**design.v**
```verilog
module instruction_fetch (
  input clk,
  input rstn,
  input suspend_cpu,
  input       pc_take_branch,    
  input [7:0] pc_branch_target,  
  output [7:0] pc_instruction_address
);
reg [7:0] pc;
always @(posedge clk or negedge rstn) begin
  if (rstn == 1'b0) begin
    pc <= 8'd0;
  end else if (pc_take_branch == 1'b1) begin
    pc <= pc_branch_target;
  end else if (suspend_cpu == 1'b0) begin
    pc <= pc + 8'd1;
  end
end
assign pc_instruction_address = pc;
endmodule
module instruction_decode (
  input clk,
  input rstn,
  input suspend_cpu,
  input [20:0] instruction,
  input [15:0] wb_regfile_writeback,  
  input  [3:0] wb_rd_id,              
  input        wb_reg_write,          
  output reg [4:0] opcode,
  output reg alu_src,
  output reg mem_branch,
  output reg mem_write,
  output reg mem_read,
  output reg reg_write,
  output reg mem_to_reg,
  output reg sema_read,
  output reg sema_write,
  output reg  [3:0] rd_id,
  output reg [15:0] rs1,
  output reg [15:0] rs2,
  output reg [15:0] imm
);
localparam ADD = 5'd0;
localparam SUB = 5'd1;
localparam MUL = 5'd2;
localparam DIV = 5'd3;
localparam AND = 5'd4;
localparam OR = 5'd5;
localparam XOR = 5'd6;
localparam NOT = 5'd7;
localparam ADDI = 5'd8;
localparam SUBI = 5'd9;
localparam MULI = 5'd10;
localparam DIVI = 5'd11;
localparam ANDI = 5'd12;
localparam ORI = 5'd13;
localparam XORI = 5'd14;
localparam SHL = 5'd15;
localparam SHR = 5'd16;
localparam SHLI = 5'd17;
localparam SHRI = 5'd18;
localparam BEQ = 5'd19;
localparam BNE = 5'd20;
localparam BGT = 5'd21;
localparam BLT = 5'd22;
localparam CEQ = 5'd23;
localparam CNE = 5'd24;
localparam CGT = 5'd25;
localparam CLT = 5'd26;
localparam LD = 5'd27;
localparam ST = 5'd28;
localparam SEMA_RD = 5'd29;
localparam SEMA_WR = 5'd30;
localparam JALR = 5'd31;
wire [4:0] op_i;
wire [3:0] rs1_id;
wire [3:0] rs2_id;
wire [7:0] i_imm;
wire [7:0] b_imm;
reg [15:0] regfile [1:15];
assign op_i   = instruction[4:0];
assign i_imm  = instruction[20:13];
assign b_imm  = {instruction[20:17], instruction[8:5]};
assign rs1_id = instruction[12:9];
assign rs2_id = instruction[16:13];
wire [15:0] rs1_val = (rs1_id == 4'd0) ? 16'd0 : regfile[rs1_id];
wire [15:0] rs2_val = (rs2_id == 4'd0) ? 16'd0 : regfile[rs2_id];
always @(posedge clk or negedge rstn) begin
  if (rstn == 1'b0) begin
    opcode <= 5'd0;
    alu_src <= 1'b0;
    mem_branch <= 1'b0;
    mem_write <= 1'b0;
    mem_read <= 1'b0;
    reg_write <= 1'b0;
    mem_to_reg <= 1'b0;
    sema_read <= 1'b0;
    sema_write <= 1'b0;
    rd_id <= 4'd0;
    rs1 <= 16'd0;
    rs2 <= 16'd0;
    imm <= 16'd0;
  end else if (suspend_cpu == 1'b0) begin
    opcode <= op_i;
    rd_id <= instruction[8:5];
    rs1 <= rs1_val;
    rs2 <= rs2_val;
    alu_src <= 1'b0;
    mem_branch <= 1'b0;
    mem_write <= 1'b0;
    mem_read <= 1'b0;
    reg_write <= 1'b0;
    mem_to_reg <= 1'b0;
    sema_read <= 1'b0;
    sema_write <= 1'b0;
    imm <= 16'd0;
    case (op_i)
      ADD, SUB, MUL, DIV, AND, OR, XOR, NOT, SHL, SHR: begin
        reg_write <= 1'b1;
      end
      ADDI, SUBI, MULI, DIVI, ANDI, ORI, XORI, SHLI, SHRI: begin
        alu_src <= 1'b1;
        reg_write <= 1'b1;
        imm <= {8'd0, i_imm};
      end
      BEQ, BNE, BGT, BLT: begin
        mem_branch <= 1'b1;
        imm <= {8'd0, b_imm};
      end
      CEQ, CNE, CGT, CLT: begin
        sema_write <= 1'b1;
      end
      LD: begin
        mem_read <= 1'b1;
        reg_write <= 1'b1;
        mem_to_reg <= 1'b1;
        imm <= {8'd0, i_imm};
      end
      ST: begin
        mem_write <= 1'b1;
        imm <= {8'd0, i_imm};
      end
      SEMA_RD: begin
        reg_write <= 1'b1;
        mem_to_reg <= 1'b1;
        sema_read <= 1'b1;
      end
      SEMA_WR: begin
        sema_write <= 1'b1;
      end
      JALR: begin
        mem_branch <= 1'b1;
        reg_write <= 1'b1;
      end
      default: begin
      end
    endcase
  end
end
integer i_reg;
always @(posedge clk or negedge rstn) begin
  if (rstn == 1'b0) begin
    for (i_reg = 1; i_reg < 16; i_reg = i_reg + 1) begin
      regfile[i_reg] <= 16'd0;
    end
  end else if ((wb_reg_write == 1'b1) && (wb_rd_id != 4'd0)) begin
    regfile[wb_rd_id] <= wb_regfile_writeback;
  end
end
endmodule
module instruction_execute (
  input  clk,
  input  rstn,
  input  suspend_cpu,
  output phase_done,
  input [4:0] id_opcode,
  input [7:0] id_pc,       
  input id_alu_src,
  input id_mem_branch,
  input id_mem_write,
  input id_mem_read,
  input id_reg_write,
  input id_mem_to_reg,
  input id_sema_read,
  input id_sema_write,
  input [3:0]  id_rd_id,
  input [15:0] id_rs1,
  input [15:0] id_rs2,
  input [15:0] id_imm,
  output reg [15:0] alu_result,
  output reg  [7:0] branch_target_address,
  output reg        branch_taken,
  output reg  [3:0] ex_rd_id,
  output reg        ex_mem_branch,
  output reg        ex_mem_write,
  output reg        ex_mem_read,
  output reg        ex_reg_write,
  output reg        ex_mem_to_reg,
  output reg        ex_sema_read,
  output reg        ex_sema_write,
  output reg  [7:0] ex_mem_addr,
  output reg [15:0] ex_mem_write_data
);
localparam ADD = 5'd0;
localparam SUB = 5'd1;
localparam MUL = 5'd2;
localparam DIV = 5'd3;
localparam AND = 5'd4;
localparam OR = 5'd5;
localparam XOR = 5'd6;
localparam NOT = 5'd7;
localparam ADDI = 5'd8;
localparam SUBI = 5'd9;
localparam MULI = 5'd10;
localparam DIVI = 5'd11;
localparam ANDI = 5'd12;
localparam ORI = 5'd13;
localparam XORI = 5'd14;
localparam SHL = 5'd15;
localparam SHR = 5'd16;
localparam SHLI = 5'd17;
localparam SHRI = 5'd18;
localparam BEQ = 5'd19;
localparam BNE = 5'd20;
localparam BGT = 5'd21;
localparam BLT = 5'd22;
localparam CEQ = 5'd23;
localparam CNE = 5'd24;
localparam CGT = 5'd25;
localparam CLT = 5'd26;
localparam JALR = 5'd31;
wire [15:0] alu_in1;
wire [15:0] alu_in2;
reg  [15:0] alu_single_cycle_out;
reg         cond;
wire is_multi_cycle = (id_opcode == MUL) || (id_opcode == MULI) ||
                      (id_opcode == DIV) || (id_opcode == DIVI);
wire is_div = (id_opcode == DIV) || (id_opcode == DIVI);
assign alu_in1 = id_rs1;
assign alu_in2 = (id_alu_src == 1'b1) ? id_imm : id_rs2;
always @(*) begin
  case (id_opcode)
    ADD, ADDI: alu_single_cycle_out = alu_in1 + alu_in2;
    SUB, SUBI: alu_single_cycle_out = alu_in1 - alu_in2;
    AND, ANDI: alu_single_cycle_out = alu_in1 & alu_in2;
    OR, ORI:   alu_single_cycle_out = alu_in1 | alu_in2;
    XOR, XORI: alu_single_cycle_out = alu_in1 ^ alu_in2;
    NOT:       alu_single_cycle_out = ~alu_in1;
    SHL, SHLI: alu_single_cycle_out = alu_in1 << alu_in2[3:0];
    SHR, SHRI: alu_single_cycle_out = alu_in1 >> alu_in2[3:0];
    JALR:      alu_single_cycle_out = {8'd0, id_pc};
    default:   alu_single_cycle_out = 16'b0;
  endcase
end
always @(*) begin
  case (id_opcode)
    BEQ, CEQ: cond = (alu_in1 == alu_in2);
    BNE, CNE: cond = (alu_in1 != alu_in2);
    BGT, CGT: cond = (alu_in1 > alu_in2);
    BLT, CLT: cond = (alu_in1 < alu_in2);
    JALR:     cond = 1'b1;
    default:  cond = 1'b0;
  endcase
end
reg [15:0] mul_acc;
reg [16:0] div_temp;
reg [15:0] dividend;
reg [15:0] divisor;
reg [15:0] multiplicand;
reg  [4:0] cycle_count;
wire [16:0] div_shift = {div_temp[15:0], dividend[15]};
wire [16:0] div_diff  = div_shift - {1'b0, divisor};
always @(posedge clk or negedge rstn) begin
  if (rstn == 1'b0) begin
    mul_acc <= 16'd0;
    div_temp <= 17'd0;
    dividend <= 16'd0;
    divisor <= 16'd0;
    multiplicand <= 16'd0;
    cycle_count <= 5'd0;
  end else if ((suspend_cpu == 1'b0) && is_multi_cycle) begin
    if (cycle_count == 5'd0) begin
      mul_acc <= 16'd0;
      div_temp <= 17'd0;
      multiplicand <= alu_in1;
      dividend <= is_div ? alu_in1 : alu_in2;
      divisor <= alu_in2;
      cycle_count <= 5'd1;
    end else if (cycle_count <= 5'd16) begin
      if (is_div) begin
        if (div_diff[16] == 1'b0) begin
          div_temp <= div_diff;
          dividend <= {dividend[14:0], 1'b1};
        end else begin
          div_temp <= div_shift;
          dividend <= {dividend[14:0], 1'b0};
        end
      end else begin
        if (dividend[0]) begin
          mul_acc <= mul_acc + multiplicand;
        end
        multiplicand <= multiplicand << 1;
        dividend <= dividend >> 1;
      end
      cycle_count <= cycle_count + 5'd1;
    end
  end else begin
    cycle_count <= 5'd0;
  end
end
assign phase_done = is_multi_cycle ? (cycle_count == 5'd17) : 1'b1;
always @(posedge clk or negedge rstn) begin
  if (rstn == 1'b0) begin
    alu_result    <= 16'd0;
    branch_target_address <= 8'd0;
    branch_taken  <= 1'b0;
    ex_rd_id      <= 4'b0;
    ex_mem_branch <= 1'b0;
    ex_mem_write  <= 1'b0;
    ex_mem_read   <= 1'b0;
    ex_reg_write  <= 1'b0;
    ex_mem_to_reg <= 1'b0;
    ex_sema_read  <= 1'b0;
    ex_sema_write <= 1'b0;
    ex_mem_addr   <= 8'd0;
    ex_mem_write_data <= 16'd0;
  end else if ((suspend_cpu == 1'b0) && phase_done) begin
    alu_result    <= is_multi_cycle ? (is_div ? dividend : mul_acc) : alu_single_cycle_out;
    branch_target_address <= (id_opcode == JALR) ? alu_in1[7:0] : id_imm[7:0];
    branch_taken  <= cond;
    ex_rd_id      <= id_rd_id;
    ex_mem_branch <= id_mem_branch;
    ex_mem_write  <= id_mem_write;
    ex_mem_read   <= id_mem_read;
    ex_reg_write  <= id_reg_write;
    ex_mem_to_reg <= id_mem_to_reg;
    ex_sema_read  <= id_sema_read;
    ex_sema_write <= id_sema_write;
    ex_mem_addr   <= id_imm[7:0];
    ex_mem_write_data <= (id_opcode == CEQ || id_opcode == CNE ||
                          id_opcode == CGT || id_opcode == CLT) ? {15'd0, cond} : id_rs1;
  end
end
endmodule
module memory_access (
  input clk,
  input rstn,
  input suspend_cpu,
  output phase_done,
  input sema_valid,
  input sema_data_in,
  input sema_is_empty,
  output sema_ready,
  output sema_write,
  output sema_data_out,
  input [15:0] ex_alu_result,
  input  [7:0] ex_branch_target_address,
  input        ex_branch_taken,
  input  [3:0] ex_rd_id,
  input        ex_mem_branch,
  input        ex_mem_write,
  input        ex_mem_read,
  input        ex_reg_write,
  input        ex_mem_to_reg,
  input        ex_sema_read,
  input        ex_sema_write,
  input  [7:0] ex_mem_addr,
  input [15:0] ex_mem_write_data,
  input [15:0] data_memory_read_data,
  output  [7:0] data_memory_address,
  output        data_memory_write_en,
  output [15:0] data_memory_write_data,
  output reg [15:0] mem_alu_result,
  output reg  [3:0] mem_rd_id,
  output reg        mem_reg_write,
  output            mem_take_branch,
  output      [7:0] mem_branch_target_address
);
assign data_memory_address = ex_mem_addr;
assign data_memory_write_en = ex_mem_write & ~suspend_cpu;
assign data_memory_write_data = ex_mem_write_data;
assign mem_take_branch = ex_branch_taken & ex_mem_branch & ~suspend_cpu;
assign mem_branch_target_address = ex_branch_target_address;
assign sema_write    = ex_sema_write & ~suspend_cpu;
assign sema_data_out = ex_mem_write_data[0];
assign sema_ready    = ex_sema_read & ~suspend_cpu;
assign phase_done = ex_sema_write ? sema_is_empty :
                    ex_sema_read  ? sema_valid    : 1'b1;
always @(posedge clk or negedge rstn) begin
  if (rstn == 1'b0) begin
    mem_alu_result <= 16'd0;
    mem_rd_id      <= 4'd0;
    mem_reg_write  <= 1'b0;
  end else if ((suspend_cpu == 1'b0) && phase_done) begin
    if (ex_mem_to_reg == 1'b1) begin
      mem_alu_result <= ex_sema_read ? {15'd0, sema_data_in} : data_memory_read_data;
    end else begin
      mem_alu_result <= ex_alu_result;
    end
    mem_rd_id      <= ex_rd_id;
    mem_reg_write  <= ex_reg_write;
  end
end
endmodule
module register_writeback (
  input suspend_cpu,
  input [15:0] mem_alu_result,
  input  [3:0] mem_rd_id,
  input        mem_reg_write,
  output [15:0] wb_regfile_writeback,
  output  [3:0] wb_rd_id,
  output        wb_reg_write
);
assign wb_reg_write = mem_reg_write & ~suspend_cpu;
assign wb_rd_id = mem_rd_id;
assign wb_regfile_writeback = mem_alu_result;
endmodule
module byte_unit_top (
  input clk,
  input rstn,
  output  [7:0] imem_addr,
  input  [20:0] imem_data,
  output  [7:0] dmem_addr,
  output        dmem_we,
  output [15:0] dmem_wdata,
  input  [15:0] dmem_rdata,
  input  sema_valid_i,  
  input  sema_data_i,   
  output sema_ready_o,  
  input  sema_is_empty_i,  
  output sema_write_o,     
  output sema_data_o,      
  output halted
);
wire [7:0]  if_instruction_address_o;
reg  [20:0] if_instruction;
wire [4:0]  id_opcode_o;
wire        id_alu_src_o;
wire        id_mem_branch_o;
wire        id_mem_write_o;
wire        id_mem_read_o;
wire        id_reg_write_o;
wire        id_mem_to_reg_o;
wire        id_sema_read_o;
wire        id_sema_write_o;
wire [3:0]  id_rd_id_o;
wire [15:0] id_rs1_o;
wire [15:0] id_rs2_o;
wire [15:0] id_imm_o;
wire        ex_phase_done_o;
wire [15:0] ex_alu_result_o;
wire  [7:0] ex_branch_target_address_o;
wire        ex_branch_taken_o;
wire  [3:0] ex_rd_id_o;
wire        ex_mem_branch_o;
wire        ex_mem_write_o;
wire        ex_mem_read_o;
wire        ex_reg_write_o;
wire        ex_mem_to_reg_o;
wire        ex_sema_read_o;
wire        ex_sema_write_o;
wire  [7:0] ex_mem_addr_o;
wire [15:0] ex_mem_write_data_o;
wire        mem_phase_done_o;
wire [15:0] mem_alu_result_o;
wire [3:0]  mem_rd_id_o;
wire        mem_reg_write_o;
wire        mem_take_branch_o;
wire  [7:0] mem_branch_target_address_o;
wire [15:0] wb_regfile_writeback_o;
wire  [3:0] wb_rd_id_o;
wire        wb_reg_write_o;
localparam [2:0] IF = 3'd0, ID = 3'd1, EX = 3'd2, MEM = 3'd3, WB = 3'd4, HALT = 3'd5;
reg [2:0] cpu_phase;
wire if_suspend_cpu_i  = (cpu_phase != IF);
wire id_suspend_cpu_i  = (cpu_phase != ID);
wire ex_suspend_cpu_i  = (cpu_phase != EX);
wire mem_suspend_cpu_i = (cpu_phase != MEM);
wire wb_suspend_cpu_i  = (cpu_phase != WB);
always @(posedge clk or negedge rstn) begin
  if (rstn == 1'b0) begin
    cpu_phase <= IF;
  end else begin
    case (cpu_phase)
      IF:  cpu_phase <= (&imem_data) ? HALT : ID;
      ID:  cpu_phase <= EX;
      EX:  if (ex_phase_done_o) cpu_phase <= MEM;
      MEM: if (mem_phase_done_o) cpu_phase <= WB;
      WB:  cpu_phase <= IF;
      default: cpu_phase <= HALT;
    endcase
  end
end
always @(posedge clk or negedge rstn) begin
  if (rstn == 1'b0) begin
    if_instruction <= {{16{1'b0}}, 5'b01111};  
  end else if (if_suspend_cpu_i == 1'b0) begin
    if_instruction <= imem_data;
  end
end
assign imem_addr = if_instruction_address_o;
assign halted = (cpu_phase == HALT);
instruction_fetch instruction_fetch_inst (
  .clk (clk),
  .rstn (rstn),
  .suspend_cpu (if_suspend_cpu_i),
  .pc_take_branch (mem_take_branch_o),
  .pc_branch_target (mem_branch_target_address_o),
  .pc_instruction_address (if_instruction_address_o)
);
instruction_decode instruction_decode_inst (
  .clk (clk),
  .rstn (rstn),
  .suspend_cpu (id_suspend_cpu_i),
  .instruction (if_instruction),
  .wb_regfile_writeback (wb_regfile_writeback_o),
  .wb_reg_write (wb_reg_write_o),
  .wb_rd_id (wb_rd_id_o),
  .opcode (id_opcode_o),
  .alu_src (id_alu_src_o),
  .mem_branch (id_mem_branch_o),
  .mem_write (id_mem_write_o),
  .mem_read (id_mem_read_o),
  .reg_write (id_reg_write_o),
  .mem_to_reg (id_mem_to_reg_o),
  .sema_read (id_sema_read_o),
  .sema_write (id_sema_write_o),
  .rd_id (id_rd_id_o),
  .rs1 (id_rs1_o),
  .rs2 (id_rs2_o),
  .imm (id_imm_o)
);
instruction_execute instruction_execute_inst (
  .clk (clk),
  .rstn (rstn),
  .suspend_cpu (ex_suspend_cpu_i),
  .phase_done (ex_phase_done_o),
  .id_opcode (id_opcode_o),
  .id_pc (if_instruction_address_o),
  .id_alu_src (id_alu_src_o),
  .id_mem_branch (id_mem_branch_o),
  .id_mem_write (id_mem_write_o),
  .id_mem_read (id_mem_read_o),
  .id_reg_write (id_reg_write_o),
  .id_mem_to_reg (id_mem_to_reg_o),
  .id_sema_read (id_sema_read_o),
  .id_sema_write (id_sema_write_o),
  .id_rd_id (id_rd_id_o),
  .id_rs1 (id_rs1_o),
  .id_rs2 (id_rs2_o),
  .id_imm (id_imm_o),
  .alu_result (ex_alu_result_o),
  .branch_target_address (ex_branch_target_address_o),
  .branch_taken (ex_branch_taken_o),
  .ex_rd_id (ex_rd_id_o),
  .ex_mem_branch (ex_mem_branch_o),
  .ex_mem_write (ex_mem_write_o),
  .ex_mem_read (ex_mem_read_o),
  .ex_reg_write (ex_reg_write_o),
  .ex_mem_to_reg (ex_mem_to_reg_o),
  .ex_sema_read (ex_sema_read_o),
  .ex_sema_write (ex_sema_write_o),
  .ex_mem_addr (ex_mem_addr_o),
  .ex_mem_write_data (ex_mem_write_data_o)
);
memory_access memory_access_inst (
  .clk (clk),
  .rstn (rstn),
  .suspend_cpu (mem_suspend_cpu_i),
  .phase_done (mem_phase_done_o),
  .sema_valid (sema_valid_i),
  .sema_data_in (sema_data_i),
  .sema_is_empty (sema_is_empty_i),
  .sema_ready (sema_ready_o),
  .sema_write (sema_write_o),
  .sema_data_out (sema_data_o),
  .ex_alu_result (ex_alu_result_o),
  .ex_branch_target_address (ex_branch_target_address_o),
  .ex_branch_taken (ex_branch_taken_o),
  .ex_rd_id (ex_rd_id_o),
  .ex_mem_branch (ex_mem_branch_o),
  .ex_mem_write (ex_mem_write_o),
  .ex_mem_read (ex_mem_read_o),
  .ex_reg_write (ex_reg_write_o),
  .ex_mem_to_reg (ex_mem_to_reg_o),
  .ex_sema_read (ex_sema_read_o),
  .ex_sema_write (ex_sema_write_o),
  .ex_mem_addr (ex_mem_addr_o),
  .ex_mem_write_data (ex_mem_write_data_o),
  .data_memory_read_data (dmem_rdata),
  .data_memory_address (dmem_addr),
  .data_memory_write_en (dmem_we),
  .data_memory_write_data (dmem_wdata),
  .mem_alu_result (mem_alu_result_o),
  .mem_rd_id (mem_rd_id_o),
  .mem_reg_write (mem_reg_write_o),
  .mem_take_branch (mem_take_branch_o),
  .mem_branch_target_address (mem_branch_target_address_o)
);
register_writeback register_writeback_inst (
  .suspend_cpu (wb_suspend_cpu_i),
  .mem_alu_result (mem_alu_result_o),
  .mem_rd_id (mem_rd_id_o),
  .mem_reg_write (mem_reg_write_o),
  .wb_regfile_writeback (wb_regfile_writeback_o),
  .wb_rd_id (wb_rd_id_o),
  .wb_reg_write (wb_reg_write_o)
);
endmodule
```
**run.sh**
```bash
#!/bin/bash
# the make line also repeats each setting of config.mk as NAME=value (left out here)
make -C /OpenROAD-flow-scripts/flow DESIGN_CONFIG=/design/flow/config.mk WORK_HOME=/design/flow/orfs CLKGATE_MAP_FILE= finish
```
**config.mk**
```make
export PLATFORM = sky130hd
export DESIGN_NAME = byte_unit_top
export DESIGN_NICKNAME = byte_unit_top
export VERILOG_FILES = /design/flow/design.v
export SDC_FILE = /design/flow/constraint.sdc
export NUM_CORES = 4
export LEC_CHECK = 0
export CAP_MARGIN = 0
export CORE_MARGIN = 2
export CORE_UTILIZATION = 69
export CTS_CLUSTER_DIAMETER = 93
export MAX_ROUTING_LAYER = met4
export PLACE_DENSITY_LB_ADDON = 0.28
export SETUP_SLACK_MARGIN = 0.67
export SLEW_MARGIN = 20
```
**constraint.sdc**
```tcl
create_clock -name core_clock -period 2.69 [get_ports {clk}]
set_input_delay 0.5380 -clock core_clock [delete_from_list [all_inputs] [get_ports {clk}]]
set_output_delay 0.5380 -clock core_clock [all_outputs]
set_load 0.01 [all_outputs]
```
==> results.cfg, run 1 <==
; implementation run metrics
[yosys]
mux_share = 0.1496
yosys_warnings = 6
netlist_instances = 2858
synth_nets = 2988
numSynthFlops = 493
top_cell = dfrtp_1
ys_top_logic_family = AND-OR/OR-AND gates
synthTopCellsByArea = dfrtp_1, mux2_2, nand2_1, ha_1, a22oi_1
adder_share = 0.03967
edf_count = 0
ff_type = dfrtp_1
yosysTopAreaCell = dfrtp_1
xor_area_frac = 0.01106
yosysUniqueCellTypes = 98
ys_async_sr_fraction = 1.000
avgSynthCellArea_um2 = 9.976
ys_chip_area_mm2 = 0.02851
simple_gate_area_frac = 0.1438
ys_cells = 2858
top_cell_area_share = 0.4292
yosys-top-cells-count = dfrtp_1, nand2_1, mux2_2
ys_seq_frac = 0.4329
ys_sh_aoi = 0.1820
netlist_area_mm2 = 0.02851

[floorplan]
chipArea_mm2 = 0.04296
fp.dieH_um = 207.3
ioPinCount = 79
fp.dieW_um = 207.3
core.rowCount = 74
core_area_mm2 = 0.04083
fp_util = 0.6983

[clocking]
htreeDepth = 2
cts.sinks = 493
cts_made_buffers = 51
cts-root-buf = clkbuf_16
clk_path_buf_depth = 3

[run_status]
status = did not finish
haltStage = global routing (5_1_grt)
firstError = [ERROR GRT-0232] Routing congestion too high. Check the congestion heatmap in the GUI.

[place]
routabilityCongestion = 1.056
place_inst = 3610
pre_cts_ws_ns = -0.5599
dp_hpwl_mm = 73.70
io_buffers = 78
dpl_cell_area_mm2 = 0.03244

[global_route]
grt_overflow = 1487
grt_usage = 0.9550
==> per-layer routing <==
metal	GRT overflow	GRT usage
met5	-	-
met3	138	0.8372
met1	79	0.9133
met2	874	1.073
met4	396	0.9929
==> what timing repair did <==
action,CTS
endpoints found under the hold margin,49
endpoints found under the setup margin,429
gates cloned,8
buffers inserted,114
pin swaps,149
resized,360
hold buffers,1
==> run 2, diff against run 1 <==
- CAP_MARGIN: 0 -> 20
- CORE_ASPECT_RATIO: default -> 0.87
- CORE_UTILIZATION: 69 -> 35
- CTS_CLUSTER_DIAMETER: 93 -> default
- GPL_ROUTABILITY_DRIVEN: default -> 0
- GPL_TIMING_DRIVEN: default -> 0
- PLACE_DENSITY_LB_ADDON: 0.28 -> 0.24
- SETUP_SLACK_MARGIN: 0.67 -> default
- TNS_END_PERCENT: default -> 55
- clock period: 2.69 -> 5.0 ns (I/O delays scaled with it)
==> run 2 against run 1 <==
  * The run now finishes clean
  * Synthesized cell count is the same
  * Die size grew 95%
  * Synthesized area is the same
==> results.cfg, run 2 <==
; implementation run metrics
[power_and_ir_drop]
power.switching_mw = 1.913
comb_power_share = 0.016
vdd.ir_drop.worst_uv = 262.4
clkPwrFrac = 0.510
pwr.group.clock_mw = 4.29
power_mw = 8.412
power.density_mw_per_mm2 = 256.3
p_comb_mw = 0.132
p_leak_nw = 14.61
intPower_mw = 6.499
swShare = 0.2274
seqPwrFrac = 0.474
seq_cell_power_mw = 3.99
top_power_group = the clock network

[setup_path]
r2r-start = instruction_decode_inst.alu_src
critical_path.max_fanout = 11
cp.depth = 12
end_kind = register
path_cells = buf_6 -> mux2i_1 -> clkbuf_1 -> buf_2 -> ha_1 -> nor2b_1 -> o21ai_0 -> a2111o_1 -> nand2_1 -> mux2_2 -> a2111oi_0 -> a21oi_1
reg2reg_to = instruction_execute_inst.alu_result[10]
path_buffers = 3
rr_worst_depth = 12
rrSetupSlack_ns = 0.23
worstSetupEndpoint = instruction_execute_inst.alu_result[10]
crit_start = instruction_decode_inst.alu_src
cp.required_ns = 5.48
max_stage_delay_ns = 0.72
crit_path_top_delay_cell = a2111oi_0
cpLargestDelayFamily = AND-OR/OR-AND gates
setup.worst_path.start_class = register
arrival_ns = 5.25
worst-setup-path-type = register to register

[yosys]
synthTopCellsByArea = dfrtp_1, mux2_2, nand2_1, ha_1, a22oi_1
netlist_instances = 2858
ys_async_sr_fraction = 1.000
ff_type = dfrtp_1
netlist_area_mm2 = 0.02851
synth_nets = 2988
ys_top_logic_family = AND-OR/OR-AND gates
ys_cells = 2858
avgSynthCellArea_um2 = 9.976
ys_sh_aoi = 0.1820
adder_share = 0.03967
ys_seq_frac = 0.4329
xor_area_frac = 0.01106
yosysTopAreaCell = dfrtp_1
edf_count = 0
yosysUniqueCellTypes = 98
top_cell_area_share = 0.4292
top_cell = dfrtp_1
yosys-top-cells-count = dfrtp_1, nand2_1, mux2_2
mux_share = 0.1496
simple_gate_area_frac = 0.1438
ys_chip_area_mm2 = 0.02851
yosys_warnings = 6
numSynthFlops = 493

[clocking]
cts_resized = 0
cts.sinks = 493
clkTransAtPathRegs_ns = 0.06
ctsHoldBuffers = 0
cts_made_buffers = 52
clk_path_buf_depth = 3
tritoncts = built
cts-root-buf = clkbuf_16
clock.latency.late_pin_ns = 0.66
cts_setup_buffers = 0
htreeDepth = 2

[final_timing]
setup_viol = 0
final-hold-violation-count = 0
worst_slack_ns = 0.2328
fin_crit_sh = 0.9534
worst_slew_pin_slew_ns = 1.314
fin_skew_ns = 0.03678
period_needed_ns = 4.767
slew_headroom = 0.1208
slew_viol_final = 0
grt_setup_unrepaired = no
fmax_ghz = 0.2098

[global_route]
grt_usage = 0.2743
grt_overflow = 0
grt_max_degree = 92
grt_pass1_vias = 24250
antenna_found_initial = 3
grt_first_pass_wirelength_mm = 166.4

[floorplan]
fp_util = 0.3538
core_area_mm2 = 0.08059
chipArea_mm2 = 0.08377
ioPinCount = 79
core.rowCount = 97
fp.dieH_um = 270.2
fp.dieW_um = 310.0

[final_layout]
final_area_mm2 = 0.03283
layout.nets = 3136
area_growth_pct = 15.13
post-route-util = 0.4073
final_cells = 4138

[place]
dp_hpwl_mm = 79.17
io_buffers = 78
pre_cts_ws_ns = 0.3862
dpl_cell_area_mm2 = 0.03097
place_inst = 4040

[detailed_routing]
drt_iter0_markers = 4228
routed_wl_mm = 113.7
drc = 0
ant_nets = 0
via_per_inst = 6.246
vias = 25850
drtPass1Iterations = 8
wire_per_inst_um = 27.47

[run_status]
status = finished clean

[flow_run]
drv_cap = 0
warning_count = 59

[worst_hold_path]
hp-class = input port to asynchronous set/reset pin
## run 2: stage by stage
step	hold WS, ns	setup TNS (ns)
2_1_floorplan	0.4374	0
3_3_place_gp	0.4513	-9716.83
3_5_place_dp	0.4566	0
4_1_cts	0.3195	0
5_1_grt	0.3449	0
6_report	0.2989	0
## run 2: cell type report
cell class,count,area [µm²]
diodes,1,2.502
plain buffers,204,859.6
clock buffers,72,1456
clock inverters,24,384.1
fillers,7993,47760
inverters,81,306.5
multi-input cells,2080,15100
flip-flops and latches,493,12340
well taps,1089,1363
repair buffers,94,1013
## run 2: layer usage
metal | vias to the layer above | track usage | part of all wire
met5 | - | - | 0
met4 | 0 | 0.1154 | 0.052
met3 | 418 | 0.07972 | 0.12
met2 | 1743 | 0.3656 | 0.40
met1 | 12740 | 0.3831 | 0.43
li1 | 10950 | - | -
==> run 3, diff against run 2 <==
- CORE_ASPECT_RATIO: 0.87 -> default
- CORE_UTILIZATION: 35 -> 40
- GPL_ROUTABILITY_DRIVEN: 0 -> default
- GPL_TIMING_DRIVEN: 0 -> default
- MAX_ROUTING_LAYER: met4 -> default
- PLACE_DENSITY_LB_ADDON: 0.24 -> default
- TNS_END_PERCENT: 55 -> default
- clock period: 5.0 -> 5.46 ns (I/O delays scaled with it)
==> run 3 against run 2 <==
  * First-iteration DRC count decreased by 24%
  * Synthesized cell count unchanged
  * Still clean
  * Power decreased by 11%
  * Register-to-register slack improved by 1.4 ns
  * Sequential cell count unchanged
  * Critical endpoint is now instruction_execute_inst.alu_result[13]
==> results.cfg, run 3 <==
; implementation run metrics
[run_status]
status = finished clean

[power_and_ir_drop]
intPower_mw = 5.766
p_leak_nw = 14.60
clkPwrFrac = 0.494
vdd.ir_drop.worst_uv = 235.8
comb_power_share = 0.015
seqPwrFrac = 0.490
swShare = 0.2261
seq_cell_power_mw = 3.65
pwr.group.clock_mw = 3.68
p_comb_mw = 0.114
top_power_group = the clock network
power.density_mw_per_mm2 = 230.6
power.switching_mw = 1.685

[detailed_routing]
via_per_inst = 6.405
drtPass1Iterations = 8
drt_iter0_markers = 3206
vias = 24660
diodes = 0
drc = 0
wire_per_inst_um = 26.74
ant_nets = 0
routed_wl_mm = 103.0

[setup_path]
path_cells = buf_4 -> mux2i_4 -> buf_4 -> ha_1 -> nor3_1 -> o2111a_1 -> o31ai_1 -> o221ai_1 -> xnor2_1 -> and3_1 -> a311o_1
end_kind = register
path_buffers = 2
critical_path.max_fanout = 27
cp.depth = 11
arrival_ns = 4.30
worst-setup-path-type = register to register
crit_path_top_delay_cell = o31ai_1
worstSetupEndpoint = instruction_execute_inst.alu_result[13]
path_common_cell = buf_4
rrSetupSlack_ns = 1.64
setup.worst_path.start_class = register
reg2reg_to = instruction_execute_inst.alu_result[13]
crit_start = instruction_decode_inst.alu_src
cp.required_ns = 5.94
r2r-start = instruction_decode_inst.alu_src
rr_worst_depth = 11
cpLargestDelayFamily = AND-OR/OR-AND gates
max_stage_delay_ns = 0.65

[global_route]
grt_pass1_vias = 24280
grt_usage = 0.2757
grt_overflow = 0
grt_max_degree = 114
antenna_found_initial = 2
grt_first_pass_wirelength_mm = 155.7

[yosys]
yosysTopAreaCell = dfrtp_1
avgSynthCellArea_um2 = 9.976
ys_async_sr_fraction = 1.000
xor_area_frac = 0.01106
synth_nets = 2988
edf_count = 0
yosys_warnings = 6
ys_sh_aoi = 0.1820
yosys-top-cells-count = dfrtp_1, nand2_1, mux2_2
netlist_area_mm2 = 0.02851
ff_type = dfrtp_1
ys_chip_area_mm2 = 0.02851
ys_seq_frac = 0.4329
adder_share = 0.03967
netlist_instances = 2858
simple_gate_area_frac = 0.1438
top_cell = dfrtp_1
top_cell_area_share = 0.4292
synthTopCellsByArea = dfrtp_1, mux2_2, nand2_1, ha_1, a22oi_1
ys_cells = 2858
yosysUniqueCellTypes = 98
mux_share = 0.1496
numSynthFlops = 493
ys_top_logic_family = AND-OR/OR-AND gates

[clocking]
clkTransAtPathRegs_ns = 0.06
cts_setup_buffers = 0
ctsHoldBuffers = 0
cts-root-buf = clkbuf_16
clk_path_buf_depth = 3
clock.latency.late_pin_ns = 0.65
htreeDepth = 2
cts_made_buffers = 53
tritoncts = built
cts.sinks = 493
cts_resized = 0

[floorplan]
fp_util = 0.4057
ioPinCount = 79
core.rowCount = 97
core_area_mm2 = 0.07027
chipArea_mm2 = 0.07343
fp.dieH_um = 271.0
fp.dieW_um = 271.0

[place]
pre_cts_ws_ns = 1.770
routabilityCongestion = 0.9562
dp_hpwl_mm = 69.30
io_buffers = 78

[final_timing]
fmax_ghz = 0.2618
worst_slack_ns = 1.641
grt_setup_unrepaired = no
setup_viol = 0
final-hold-violation-count = 0
hold_ws_ns = 0.4566
fin_tns_setup_ns = 0
period_needed_ns = 3.819
fin_crit_sh = 0.6995
fin_skew_ns = 0.05351
worst_slew_pin_slew_ns = 1.216
slew_viol_final = 0
slew_headroom = 0.1885

[final_layout]
area_growth_pct = 13.34
fillCellCount = 6612
layout.nets = 3000

[flow_run]
warning_count = 63
drv_cap = 0

[worst_hold_path]
hp-class = input port to asynchronous set/reset pin
## run 3: metrics by stage
| stage | power, mW | util | instances | cell area (µm²) |
|---|---|---|---|---|
| floorplan | 3.723 | - | 2858 | 28510 |
| global placement | 3.837 | 0.4334 | 3751 | 30460 |
| detailed placement | 3.839 | 0.4337 | 3752 | 30480 |
| CTS | 7.514 | 0.4591 | 3847 | 32260 |
| global route | 7.678 | 0.4598 | 3850 | 32310 |
| finish | 7.450 | 0.4598 | 3850 | 32310 |
## run 3: final cells by class
type,instances,area [µm²],area share
sequential,493,12340,0.3820
multi-input combinational,2080,15230,0.4713
clock inverter,26,294.0,0.009099
inverter,81,306.5,0.009487
clock buffer,69,1486,0.04600
tap,940,1176,0.03640
timing repair buffer,161,1476,0.04569
## run 3: metal layers
| layer | share of wire | track usage | vias to the layer above |
|---|---|---|---|
| li1 | - | - | 10680 |
| met1 | 0.41 | 0.3654 | 12250 |
| met2 | 0.45 | 0.4390 | 1361 |
| met3 | 0.086 | 0.05450 | 370 |
| met4 | 0.051 | 0.1175 | 4 |
| met5 | 0.00026 | 0 | - |
==> run 4, diff against run 3 <==
- CORE_UTILIZATION: 40 -> 66
- SETUP_SLACK_MARGIN: default -> -0.19
- clock period: 5.46 -> 2.35 ns (I/O delays scaled with it)
==> run 4 against run 3 <==
  * Now fails the layout checks on setup timing
  * Count of clock-buffer cells in the layout increased by 8
  * Clock power increased by 140%
  * Via count increased by 25%
  * Critical endpoint is now instruction_execute_inst.div_temp[1]
  * Largest power group unchanged
==> results.cfg, run 4 <==
; implementation run metrics
[setup_path]
setup.worst_path.start_class = register
cp.required_ns = 2.91
critical_path.max_fanout = 6
worstSetupEndpoint = instruction_execute_inst.div_temp[1]
crit_path_top_delay_cell = nor2_1
max_stage_delay_ns = 0.72
rr_worst_depth = 12
rrSetupSlack_ns = -0.99
path_cells = buf_4 -> nor3b_1 -> buf_4 -> buf_4 -> nand2_1 -> a21oi_1 -> buf_4 -> buf_4 -> nand2_1 -> nor2_1 -> nand3_2 -> o311ai_2
arrival_ns = 3.90
cp.depth = 12
path_common_cell = buf_4
r2r-start = cpu_phase[0]
end_kind = register
path_buffers = 5
reg2reg_to = instruction_execute_inst.div_temp[1]
crit_start = cpu_phase[0]
worst-setup-path-type = register to register
cpLargestDelayFamily = simple AND/OR/NAND/NOR gates

[final_timing]
setup_viol = 230
fin_crit_sh = 1.423
grt_setup_unrepaired = yes
fmax_ghz = 0.2990
final-hold-violation-count = 0
fin_skew_ns = 0.05243
hold_ws_ns = 0.3751
worst_slack_ns = -0.9948
period_needed_ns = 3.345
slew_viol_final = 0
worst_slew_pin_slew_ns = 1.033
slew_headroom = 0.3091

[yosys]
yosys_warnings = 6
yosys-top-cells-count = dfrtp_1, nand2_1, mux2_2
ys_cells = 2858
yosysUniqueCellTypes = 98
xor_area_frac = 0.01106
yosysTopAreaCell = dfrtp_1
numSynthFlops = 493
ys_seq_frac = 0.4329
top_cell_area_share = 0.4292
synth_nets = 2988
avgSynthCellArea_um2 = 9.976
edf_count = 0
adder_share = 0.03967
ys_top_logic_family = AND-OR/OR-AND gates
ff_type = dfrtp_1
netlist_area_mm2 = 0.02851
simple_gate_area_frac = 0.1438
top_cell = dfrtp_1
ys_async_sr_fraction = 1.000
mux_share = 0.1496
ys_chip_area_mm2 = 0.02851
synthTopCellsByArea = dfrtp_1, mux2_2, nand2_1, ha_1, a22oi_1
ys_sh_aoi = 0.1820
netlist_instances = 2858

[power_and_ir_drop]
seqPwrFrac = 0.482
power.switching_mw = 4.048
vdd.ir_drop.worst_uv = 787.1
comb_power_share = 0.018
clkPwrFrac = 0.501
intPower_mw = 13.57
power.density_mw_per_mm2 = 477.3
pwr.group.clock_mw = 8.82
swShare = 0.2298
p_leak_nw = 17.35
seq_cell_power_mw = 8.49
top_power_group = the clock network
p_comb_mw = 0.311

[final_layout]
final_cells = 3976
post-route-util = 0.8606
final_area_mm2 = 0.03691
layout.nets = 3480
area_growth_pct = 29.45

[detailed_routing]
drtPass1Iterations = 22
ant_nets = 0
via_per_inst = 7.743
drt_iter0_markers = 6731
drc = 0
vias = 30790
wire_per_inst_um = 33.19
routed_wl_mm = 132.0

[place]
routabilityCongestion = 1.066
place_inst = 3848
dpl_cell_area_mm2 = 0.03388
io_buffers = 78
dp_hpwl_mm = 78.61

[flow_run]
warning_count = 65
drv_cap = 0

[global_route]
grt_first_pass_wirelength_mm = 180.1
grt_max_degree = 71
grt_use_met1 = 0.6438
use_met2 = 0.8001
grt_util_met3 = 0.2086
grt_pass1_vias = 29410
grt_overflow = 0
grt_usage = 0.5395
antenna_found_initial = 8
busiest_layer = met2

[run_status]
so.violations = setup timing
status = finished with violations

[worst_hold_path]
hp-class = input port to asynchronous set/reset pin

[floorplan]
fp_util = 0.6648
fp.dieW_um = 211.8
core_area_mm2 = 0.04289
fp.dieH_um = 211.8
chipArea_mm2 = 0.04488
ioPinCount = 79
core.rowCount = 76

[clocking]
cts-root-buf = clkbuf_16
clk_path_buf_depth = 3
tritoncts = built
clkTransAtPathRegs_ns = 0.07
cts_made_buffers = 51
clock.latency.late_pin_ns = 0.68
htreeDepth = 2
cts.sinks = 493
run 4: repair_timing:
action | 4_1_cts | 5_1_grt
gates resized | 59 | 130
pin swaps | 29 | 75
hold buffers | 1 | 0
endpoints found under the setup margin | 55 | 107
endpoints found under the hold margin | 36 | 0
buffers inserted | 11 | 26
run 4: stage by stage:
step                power (mW)  worst slack (ns)  TNS [ns]
floorplan                8.649           -0.8107    -11.02
CTS                      17.37           -0.6612    -19.13
global route             17.86            -1.036    -53.47
global placement         8.938           -0.7757    -14.89
detailed placement       8.948           -0.8300    -21.05
finish                   17.62           -0.9948    -32.86
run 4: metal layers:
layer / vias up / part of all wire / routed length (µm)
met2: 3345 / 0.41 / 53490
met3: 1454 / 0.16 / 20990
li1: 11610 / - / -
met1: 14360 / 0.31 / 41200
met5: - / 0.0016 / 214
met4: 16 / 0.12 / 16080
run 4: area by class of cell:
| class | instances | area [µm²] |
|---|---|---|
| Antenna cell | 2 | 5.005 |
| Clock buffer | 77 | 1505 |
| Clock inverter | 15 | 246.5 |
| Fill cell | 1958 | 5978 |
| Inverter | 81 | 311.5 |
| Multi-Input combinational cell | 2080 | 16060 |
| Sequential cell | 493 | 12350 |
| Tap cell | 585 | 732.0 |
| Timing Repair Buffer | 643 | 5698 |
==> run 5, diff against run 4 <==
- CORE_UTILIZATION: 66 -> 72
- CTS_CLUSTER_DIAMETER: default -> 72
- PLACE_DENSITY: default -> 0.41
- SETUP_SLACK_MARGIN: -0.19 -> 0.48
- TNS_END_PERCENT: default -> 10
- clock period: 2.35 -> 2.21 ns (I/O delays scaled with it)
==> run 5 against run 4 <==
  * The run now fails in global routing (5_1_grt)
  * Synthesized cell count stayed put
  * Die size is 8.2% lower
  * Synthesized area stayed put
==> results.cfg, run 5 <==
; implementation run metrics
[run_status]
status = did not finish
haltStage = global routing (5_1_grt)
firstError = [ERROR GRT-0116] Global routing finished with congestion. Check the congestion regions in the DRC Viewer.

[place]
io_buffers = 78
dp_hpwl_mm = 77.82
routabilityCongestion = 1.094
place_inst = 3784

[yosys]
netlist_instances = 2858
ys_sh_aoi = 0.1820
top_cell = dfrtp_1
numSynthFlops = 493
yosysTopAreaCell = dfrtp_1
xor_area_frac = 0.01106
top_cell_area_share = 0.4292
avgSynthCellArea_um2 = 9.976
yosysUniqueCellTypes = 98
ys_seq_frac = 0.4329
synth_nets = 2988
ys_top_logic_family = AND-OR/OR-AND gates
edf_count = 0
ff_type = dfrtp_1
mux_share = 0.1496
yosys_warnings = 6
ys_cells = 2858
ys_chip_area_mm2 = 0.02851
synthTopCellsByArea = dfrtp_1, mux2_2, nand2_1, ha_1, a22oi_1
netlist_area_mm2 = 0.02851
adder_share = 0.03967
yosys-top-cells-count = dfrtp_1, nand2_1, mux2_2
ys_async_sr_fraction = 1.000
simple_gate_area_frac = 0.1438

[clocking]
htreeDepth = 2
clk_path_buf_depth = 3
cts_made_buffers = 50
cts.sinks = 493
cts-root-buf = clkbuf_16

[floorplan]
chipArea_mm2 = 0.04121
core_area_mm2 = 0.03883
fp.dieW_um = 203.0
fp.dieH_um = 203.0
fp_util = 0.7343
ioPinCount = 79
core.rowCount = 72

[global_route]
grt_overflow = 1073
grt_usage = 0.9172
## run 5: what timing repair did
action                                  CTS
endpoints found under the setup margin  494
pin swaps                               135
gates resized                           325
hold endpoints to repair                 20
cloned                                    5
hold buffers                              1
buffers inserted                         58
## run 5: stage by stage
step | area (µm²) | util | worst slack [ns]
2_1_floorplan | 28720 | - | -0.9507
4_1_cts | 37880 | 0.9757 | -0.9035
3_5_place_dp | 34110 | 0.8785 | -0.9071
3_3_place_gp | 34110 | 0.8785 | -0.7837
## run 5: layer usage
layer | GRT overflow | track usage
met5 | 7 | 0.5226
met4 | 368 | 0.9750
met3 | 66 | 0.8125
met2 | 598 | 1.042
met1 | 34 | 0.8887
==> run 6, diff against run 5 <==
- CAP_MARGIN: 20 -> 5
- CORE_ASPECT_RATIO: default -> 0.87
- CTS_CLUSTER_DIAMETER: 72 -> 93
- CTS_CLUSTER_SIZE: default -> 38
- PLACE_DENSITY: 0.41 -> default
- PLACE_DENSITY_LB_ADDON: default -> 0.29
- SETUP_SLACK_MARGIN: 0.48 -> 0.9
- TNS_END_PERCENT: 10 -> default
- clock period: 2.21 -> 3.12 ns (I/O delays scaled with it)
==> run 6 against run 5 <==
  * The run again fails in global routing (5_1_grt)
  * Die size hardly changed
  * Synthesized area stayed put
  * Synthesized cell count stayed put
==> results.cfg, run 6 <==
; implementation run metrics
[yosys]
ys_async_sr_fraction = 1.000
ys_top_logic_family = AND-OR/OR-AND gates
avgSynthCellArea_um2 = 9.976
yosys-top-cells-count = dfrtp_1, nand2_1, mux2_2
synth_nets = 2988
synthTopCellsByArea = dfrtp_1, mux2_2, nand2_1, ha_1, a22oi_1
numSynthFlops = 493
top_cell_area_share = 0.4292
adder_share = 0.03967
yosys_warnings = 6
ys_sh_aoi = 0.1820
ys_seq_frac = 0.4329
netlist_instances = 2858
yosysTopAreaCell = dfrtp_1
top_cell = dfrtp_1
mux_share = 0.1496
yosysUniqueCellTypes = 98
simple_gate_area_frac = 0.1438
netlist_area_mm2 = 0.02851
ys_cells = 2858
ff_type = dfrtp_1
edf_count = 0
ys_chip_area_mm2 = 0.02851
xor_area_frac = 0.01106

[run_status]
haltStage = global routing (5_1_grt)
firstError = [ERROR GRT-0232] Routing congestion too high. Check the congestion heatmap in the GUI.
status = did not finish

[place]
pre_cts_ws_ns = -0.1609
place_inst = 3466
routabilityCongestion = 1.021
io_buffers = 78
dp_hpwl_mm = 73.51

[clocking]
cts_made_buffers = 18
clk_path_buf_depth = 3
cts.sinks = 493
cts-root-buf = clkbuf_16
htreeDepth = 1

[global_route]
grt_overflow = 296
grt_usage = 0.8815

[floorplan]
core_area_mm2 = 0.03881
fp_util = 0.7346
fp.dieW_um = 217.3
chipArea_mm2 = 0.04121
core.rowCount = 67
ioPinCount = 79
fp.dieH_um = 189.6
## run 6: what timing repair did
item,in CTS
buffers inserted,84
hold endpoints to repair,39
gates cloned,9
setup endpoints to repair,249
hold buffers,1
gates resized,300
pin swaps,94
## run 6: through the flow
stage / cell area (µm²) / utilization
after detailed placement: 31120 / 0.8017
after global placement: 31120 / 0.8017
after CTS: 33640 / 0.8666
after floorplan: 28720 / -
## run 6: per-layer routing
layer  track usage  GRT overflow
met1        0.8822            29
met2        0.9693           101
met3        0.8050            48
met4        0.8680           109
met5        0.6536             9
==> run 7, diff against run 6 <==
- ABC_AREA: default -> 1
- CAP_MARGIN: 5 -> 10
- CORE_ASPECT_RATIO: 0.87 -> 1.17
- CORE_MARGIN: 2 -> 3
- CORE_UTILIZATION: 72 -> 35
- CTS_CLUSTER_DIAMETER: 93 -> 45
- CTS_CLUSTER_SIZE: 38 -> 58
- GPL_ROUTABILITY_DRIVEN: default -> 0
- GPL_TIMING_DRIVEN: default -> 0
- HOLD_SLACK_MARGIN: default -> -0.07
- MAX_ROUTING_LAYER: default -> met5
- PLACE_DENSITY_LB_ADDON: 0.29 -> default
- SETUP_SLACK_MARGIN: 0.9 -> 0.63
- TNS_END_PERCENT: default -> 50
- clock period: 3.12 -> 5.0 ns (I/O delays scaled with it)
==> run 7 against run 6 <==
  * Now clean on timing, DRC and antenna
  * Synthesized area grew 2.3%
  * Synthesized cell count increased by 41%
  * Die size increased by 110%
==> results.cfg, run 7 <==
; implementation run metrics
[setup_path]
rr_worst_depth = 14
path_cells = o21ai_0 -> buf_2 -> buf_2 -> ha_1 -> inv_1 -> or2_2 -> nand3_1 -> nand4_1 -> nor2_1 -> nand2_1 -> inv_1 -> nand4_1 -> o21ai_1 -> inv_1
worst-setup-path-type = register to register
rrSetupSlack_ns = 0.96
max_stage_delay_ns = 0.63
worstSetupEndpoint = instruction_execute_inst.alu_result[2]
critical_path.max_fanout = 11
arrival_ns = 4.55
crit_path_top_delay_cell = nor2_1
path_buffers = 5
path_common_cell = inv_1
setup.worst_path.start_class = register
cp.depth = 14
cp.required_ns = 5.52
cpLargestDelayFamily = simple AND/OR/NAND/NOR gates
crit_start = instruction_decode_inst.alu_src
r2r-start = instruction_decode_inst.alu_src
reg2reg_to = instruction_execute_inst.alu_result[2]
end_kind = register

[power_and_ir_drop]
swShare = 0.4788
seqPwrFrac = 0.290
top_power_group = combinational cells
vdd.ir_drop.worst_uv = 365.5
power.density_mw_per_mm2 = 611.9
intPower_mw = 10.83
clkPwrFrac = 0.255
power.switching_mw = 9.952
seq_cell_power_mw = 6.02
comb_power_share = 0.456
pwr.group.clock_mw = 5.30
p_leak_nw = 15.53
p_comb_mw = 9.47

[run_status]
status = finished clean

[floorplan]
ioPinCount = 79
fp_util = 0.3563
chipArea_mm2 = 0.08684
fp.dieH_um = 318.3
core.rowCount = 113
fp.dieW_um = 272.9
core_area_mm2 = 0.08186

[yosys]
netlist_area_mm2 = 0.02917
ff_type = dfrtp_1
ys_cells = 4031
adder_share = 0.03878
yosys-top-cells-count = nand2_1, o21ai_0, dfrtp_1
ys_async_sr_fraction = 1.000
synthTopCellsByArea = dfrtp_1, nand2_1, o21ai_0, inv_1, nand3_1
ys_sh_aoi = 0.1865
top_cell = nand2_1
xor_area_frac = 0.006907
synth_nets = 4161
mux_share = 0
edf_count = 0
top_cell_area_share = 0.4195
netlist_instances = 4031
ys_chip_area_mm2 = 0.02917
yosysTopAreaCell = dfrtp_1
numSynthFlops = 493
simple_gate_area_frac = 0.2511
yosys_warnings = 6
ys_seq_frac = 0.4231
avgSynthCellArea_um2 = 7.236
yosysUniqueCellTypes = 56
ys_top_logic_family = simple AND/OR/NAND/NOR gates

[detailed_routing]
drtPass1Iterations = 8
vias = 30270
ant_nets = 0
routed_wl_mm = 124.6
wire_per_inst_um = 23.34
drt_iter0_markers = 3795
drc = 0
via_per_inst = 5.669

[final_timing]
slew_headroom = 0.2549
fin_crit_sh = 0.8072
fin_skew_ns = 0.02319
period_needed_ns = 4.036
final-hold-violation-count = 0
slew_viol_final = 0
grt_setup_unrepaired = no
fmax_ghz = 0.2478
worst_slack_ns = 0.9640
worst_slew_pin_slew_ns = 1.118
setup_viol = 0

[global_route]
grt_max_degree = 99
grt_util_met3 = 0.07038
grt_first_pass_wirelength_mm = 183.0
grt_use_met1 = 0.3287
use_met2 = 0.4499
grt_usage = 0.2813
grt_pass1_vias = 28880
busiest_layer = met2
antenna_found_initial = 3
grt_overflow = 0

[final_layout]
area_growth_pct = 16.46
final_area_mm2 = 0.03397
post-route-util = 0.4149
layout.nets = 4320
final_cells = 5340

[clocking]
cts-root-buf = clkbuf_16
htreeDepth = 3
cts_made_buffers = 74
clkTransAtPathRegs_ns = 0.05
cts_resized = 0
tritoncts = built
clock.latency.late_pin_ns = 0.64
ctsHoldBuffers = 0
cts.sinks = 493
cts_setup_buffers = 0
clk_path_buf_depth = 3

[place]
place_inst = 5206
pre_cts_ws_ns = 1.450
dp_hpwl_mm = 94.18
io_buffers = 78
dpl_cell_area_mm2 = 0.03146

[worst_hold_path]
hp-class = input port to asynchronous set/reset pin

[flow_run]
drv_cap = 0
warning_count = 59
[run 7: metrics by stage]
stage | total power [mW] | setup TNS [ns] | hold WS [ns]
2_1_floorplan | 11.37 | 0 | 0.4422
3_3_place_gp | 15.01 | -9705.22 | 0.4613
3_5_place_dp | 15.07 | 0 | 0.4640
4_1_cts | 20.42 | 0 | 0.3839
5_1_grt | 21.85 | 0 | 0.3955
6_report | 20.79 | 0 | 0.3580
[run 7: cell type report]
type | instances | area, µm²
diodes | 2 | 5.005
plain buffers | 186 | 825.8
clock buffers | 86 | 1947
clock inverters | 46 | 554.3
fillers | 8462 | 47900
inverters | 504 | 1902
multi-input cells | 2848 | 14100
flip-flops and latches | 493 | 12340
well taps | 1092 | 1366
repair buffers | 83 | 923.4
[run 7: metal layers]
metal	share of wire	routed length, µm
met5	0.00010	13
met4	0.089	11130
met3	0.096	12000
met2	0.45	56390
met1	0.36	45110
==> run 8, diff against run 7 <==
- ABC_AREA: 1 -> default
- CAP_MARGIN: 10 -> 20
- CORE_ASPECT_RATIO: 1.17 -> default
- CORE_MARGIN: 3 -> 2
- CORE_UTILIZATION: 35 -> 63
- CTS_CLUSTER_DIAMETER: 45 -> default
- CTS_CLUSTER_SIZE: 58 -> 100
- GPL_ROUTABILITY_DRIVEN: 0 -> default
- GPL_TIMING_DRIVEN: 0 -> default
- HOLD_SLACK_MARGIN: -0.07 -> default
- MAX_ROUTING_LAYER: met5 -> default
- SETUP_SLACK_MARGIN: 0.63 -> default
- TNS_END_PERCENT: 50 -> default
- clock period: 5.0 -> 4.09 ns (I/O delays scaled with it)
==> run 8 against run 7 <==
  * Sequential power down 19%
  * Clock power decreased by 6.0%
  * Count of clock-buffer cells in the layout decreased by 9
  * Clock skew is 0.018 ns higher
  * Worst setup slack lost 0.56 ns
  * Power fell by 52%
  * Utilization up 31 points
  * Synthesized area down 2.2%
  * Non-clock buffer count is 87 lower
  * Register-to-register slack got worse by 0.56 ns
  * Worst hold slack worse by 0.060 ns
  * Global-route usage grew 15 points
  * Critical path type unchanged
  * Largest power group is now the clock network
  * Highest routed layer is now met4
==> results.cfg, run 8 <==
; implementation run metrics
[yosys]
ff_type = dfrtp_1
ys_chip_area_mm2 = 0.02851
ys_sh_aoi = 0.1820
ys_top_logic_family = AND-OR/OR-AND gates
synth_nets = 2988
top_cell = dfrtp_1
synthTopCellsByArea = dfrtp_1, mux2_2, nand2_1, ha_1, a22oi_1
avgSynthCellArea_um2 = 9.976
yosys_warnings = 6
edf_count = 0
simple_gate_area_frac = 0.1438
ys_cells = 2858
mux_share = 0.1496
ys_seq_frac = 0.4329
top_cell_area_share = 0.4292
yosys-top-cells-count = dfrtp_1, nand2_1, mux2_2
xor_area_frac = 0.01106
yosysTopAreaCell = dfrtp_1
ys_async_sr_fraction = 1.000
netlist_instances = 2858
adder_share = 0.03967
netlist_area_mm2 = 0.02851
yosysUniqueCellTypes = 98
numSynthFlops = 493

[setup_path]
worstSetupEndpoint = instruction_execute_inst.alu_result[10]
cpLargestDelayFamily = AND-OR/OR-AND gates
worst-setup-path-type = register to register
crit_path_top_delay_cell = or3b_1
rr_worst_depth = 10
r2r-start = instruction_decode_inst.alu_src
critical_path.max_fanout = 16
path_buffers = 1
arrival_ns = 4.16
rrSetupSlack_ns = 0.40
reg2reg_to = instruction_execute_inst.alu_result[10]
crit_start = instruction_decode_inst.alu_src
max_stage_delay_ns = 0.44
end_kind = register
cp.depth = 10
cp.required_ns = 4.56
setup.worst_path.start_class = register
path_cells = buf_4 -> mux2i_1 -> ha_1 -> or3b_1 -> and3_1 -> a2111o_1 -> nand2_1 -> mux2_2 -> a2111oi_0 -> a21oi_1

[floorplan]
fp_util = 0.6419
core.rowCount = 77
core_area_mm2 = 0.04441
ioPinCount = 79
fp.dieH_um = 216.7
fp.dieW_um = 216.7
chipArea_mm2 = 0.04697

[clocking]
cts.sinks = 493
htreeDepth = 2
clk_path_buf_depth = 3
ctsHoldBuffers = 0
cts-root-buf = clkbuf_16
tritoncts = built
cts_made_buffers = 52
cts_resized = 0
cts_setup_buffers = 0
clock.latency.late_pin_ns = 0.65
clkTransAtPathRegs_ns = 0.06

[power_and_ir_drop]
p_comb_mw = 0.167
clkPwrFrac = 0.497
vdd.ir_drop.worst_uv = 421.4
top_power_group = the clock network
power.density_mw_per_mm2 = 312.2
comb_power_share = 0.017
seq_cell_power_mw = 4.88
p_leak_nw = 14.75
swShare = 0.2190
pwr.group.clock_mw = 4.98
power_mw = 10.02
seqPwrFrac = 0.487
intPower_mw = 7.828
power.switching_mw = 2.195

[final_layout]
area_growth_pct = 12.59
final_cells = 3524
post-route-util = 0.7228
layout.nets = 3020

[detailed_routing]
wl_met2_mm = 44.34
vias = 25250
via_per_inst = 7.165
maxUsedRoutingLayer = met4
diodes = 0
ant_nets = 0
wl_met1_mm = 37.57
drtPass1Iterations = 11
drt_iter0_markers = 3841
routed_wl_mm = 100.0
wl_met3_mm = 10.87
drc = 0
wire_per_inst_um = 28.38

[place]
routabilityCongestion = 0.9581
pre_cts_ws_ns = 0.4522
io_buffers = 78
dp_hpwl_mm = 66.30
place_inst = 3425

[final_timing]
fin_tns_setup_ns = 0
slew_headroom = 0.1322
fin_skew_ns = 0.04162
setup_viol = 0
worst_slew_pin_slew_ns = 1.300
fin_crit_sh = 0.9010
slew_viol_final = 0
fmax_ghz = 0.2714
worst_slack_ns = 0.4048
final-hold-violation-count = 0
grt_setup_unrepaired = no
period_needed_ns = 3.685

[flow_run]
drv_cap = 0
warning_count = 63

[worst_hold_path]
hp-class = input port to asynchronous set/reset pin

[global_route]
grt_first_pass_wirelength_mm = 153.0
grt_pass1_vias = 25150
grt_overflow = 0
grt_max_degree = 104
antenna_found_initial = 0
grt_usage = 0.4281

[run_status]
status = finished clean
[run 8: metrics by stage]
stage / area [µm²] / hold WS, ns
finish: 32100 / 0.2977
floorplan: 28510 / 0.4374
CTS: 32060 / 0.3144
global placement: 30230 / 0.4499
global route: 32100 / 0.3660
detailed placement: 30250 / 0.4557
[run 8: final cells by class]
type                            instances  area [µm²]
Multi-Input combinational cell       2080       15230
Sequential cell                       493       12340
Fill cell                            3236       12310
Timing Repair Buffer                  182        1673
Clock buffer                           77        1556
Tap cell                              592       740.7
Inverter                               81       306.5
Clock inverter                         19       251.5
[run 8: metal layers]
| layer | up-vias | track usage |
|---|---|---|
| li1 | 10700 | - |
| met3 | 537 | 0.1085 |
| met4 | 0 | 0.2573 |
| met2 | 1671 | 0.6550 |
| met1 | 12340 | 0.5526 |
| met5 | - | 0 |
==> run 9, diff against run 8 <==
- ABC_AREA: default -> 0
- CORE_UTILIZATION: 63 -> 40
- CTS_CLUSTER_DIAMETER: default -> 31
- CTS_CLUSTER_SIZE: 100 -> 70
- MAX_ROUTING_LAYER: default -> met5
- clock period: 4.09 -> 3.11 ns (I/O delays scaled with it)
==> run 9 against run 8 <==
  * The layout now fails its checks (setup timing)
  * Synthesized cell count unchanged
  * Critical path depth stayed put
  * Worst setup slack lost 0.42 ns
  * First-iteration DRC count shrank 13%
  * Non-clock buffer count is 123 higher
  * Synthesized area unchanged
  * Power is 87% higher
  * Critical path type unchanged
  * Critical endpoint unchanged
  * Largest cell class unchanged
==> results.cfg, run 9 <==
; implementation run metrics
[global_route]
grt_first_pass_wirelength_mm = 163.2
grt_usage = 0.2897
grt_max_degree = 103
grt_overflow = 0
grt_pass1_vias = 25970
antenna_found_initial = 3

[power_and_ir_drop]
swShare = 0.2254
power.density_mw_per_mm2 = 524.8
p_comb_mw = 0.207
comb_power_share = 0.011
power.switching_mw = 4.217
seqPwrFrac = 0.344
power_mw = 18.71
seq_cell_power_mw = 6.43
top_power_group = the clock network
p_leak_nw = 16.26
pwr.group.clock_mw = 12.1
vdd.ir_drop.worst_uv = 488.9
clkPwrFrac = 0.645
intPower_mw = 14.49

[final_layout]
layout.nets = 3194
area_growth_pct = 25.04
final_cells = 4094
post-route-util = 0.5073

[yosys]
synthTopCellsByArea = dfrtp_1, mux2_2, nand2_1, ha_1, a22oi_1
ys_top_logic_family = AND-OR/OR-AND gates
avgSynthCellArea_um2 = 9.976
yosys-top-cells-count = dfrtp_1, nand2_1, mux2_2
simple_gate_area_frac = 0.1438
yosys_warnings = 6
mux_share = 0.1496
top_cell_area_share = 0.4292
ff_type = dfrtp_1
ys_sh_aoi = 0.1820
netlist_area_mm2 = 0.02851
xor_area_frac = 0.01106
adder_share = 0.03967
ys_async_sr_fraction = 1.000
yosysUniqueCellTypes = 98
netlist_instances = 2858
synth_nets = 2988
top_cell = dfrtp_1
ys_cells = 2858
edf_count = 0
ys_seq_frac = 0.4329
numSynthFlops = 493
ys_chip_area_mm2 = 0.02851
yosysTopAreaCell = dfrtp_1

[floorplan]
fp_util = 0.4057
fp.dieH_um = 271.0
core_area_mm2 = 0.07027
ioPinCount = 79
fp.dieW_um = 271.0
chipArea_mm2 = 0.07343
core.rowCount = 97

[clocking]
cts_made_buffers = 103
htreeDepth = 3
cts-root-buf = clkbuf_16
clock.latency.late_pin_ns = 0.71
clk_path_buf_depth = 3
cts.sinks = 493
clkTransAtPathRegs_ns = 0.05
tritoncts = built

[place]
pre_cts_ws_ns = 0.003818
io_buffers = 78
dp_hpwl_mm = 73.07
routabilityCongestion = 0.9455
place_inst = 3894

[setup_path]
path_buffers = 1
setup.worst_path.start_class = register
worst-setup-path-type = register to register
cp.required_ns = 3.62
worstSetupEndpoint = instruction_execute_inst.alu_result[10]
critical_path.max_fanout = 4
reg2reg_to = instruction_execute_inst.alu_result[10]
end_kind = register
cp.depth = 10
max_stage_delay_ns = 0.46
arrival_ns = 3.64
crit_path_top_delay_cell = a2111o_1
path_cells = buf_6 -> mux2i_2 -> ha_1 -> or3b_1 -> and3_1 -> a2111o_1 -> nand2_2 -> mux2_4 -> a2111oi_4 -> a21oi_1
crit_start = instruction_decode_inst.alu_src
cpLargestDelayFamily = AND-OR/OR-AND gates
rrSetupSlack_ns = -0.02
r2r-start = instruction_decode_inst.alu_src
rr_worst_depth = 10

[run_status]
status = finished with violations
so.violations = setup timing

[final_timing]
setup_viol = 1
fin_skew_ns = 0.07537
slew_headroom = 0.2293
grt_setup_unrepaired = yes
final-hold-violation-count = 0
worst_slew_pin_slew_ns = 1.152
fin_crit_sh = 1.005
fmax_ghz = 0.3200
slew_viol_final = 0
period_needed_ns = 3.125
worst_slack_ns = -0.01508

[detailed_routing]
via_per_inst = 6.292
routed_wl_mm = 107.6
drtPass1Iterations = 9
vias = 25760
wire_per_inst_um = 26.29
drc = 0
drt_iter0_markers = 3335
ant_nets = 0

[flow_run]
warning_count = 64
drv_cap = 0

[worst_hold_path]
hp-class = input port to asynchronous set/reset pin
==> run 9: repair_timing <==
item                       4_1_cts  5_1_grt
gates resized                    5       27
pin swaps                        0        4
hold endpoints to repair        38        0
hold buffers                     1        0
setup endpoints to repair        6       18
buffers inserted                 0        4
==> run 9: metrics by stage <==
step	cell area [µm²]	setup TNS [ns]	hold WS [ns]
floorplan	28580	-0.05112	0.3264
global placement	31580	0	0.4503
detailed placement	31580	0	0.4552
CTS	35490	0	0.4644
global route	35650	-0.3041	0.4755
finish	35650	-0.01508	0.4597
==> run 9: final cells by class <==
type	count	area (µm²)
Tap cell	940	1176
Antenna cell	1	2.502
Clock buffer	116	2696
Timing Repair Buffer	305	2600
Multi-Input combinational cell	2080	15340
Sequential cell	493	12340
Clock inverter	78	1184
Inverter	81	306.5
Fill cell	6328	34620
==> run 9: layer usage <==
layer	track usage	share of wire	up-vias
met5	0	0.00012	-
met3	0.06213	0.087	475
met4	0.1461	0.059	2
met2	0.4583	0.45	1450
met1	0.3745	0.40	12740
li1	-	-	11100
Power and IR drop assume default switching activity.
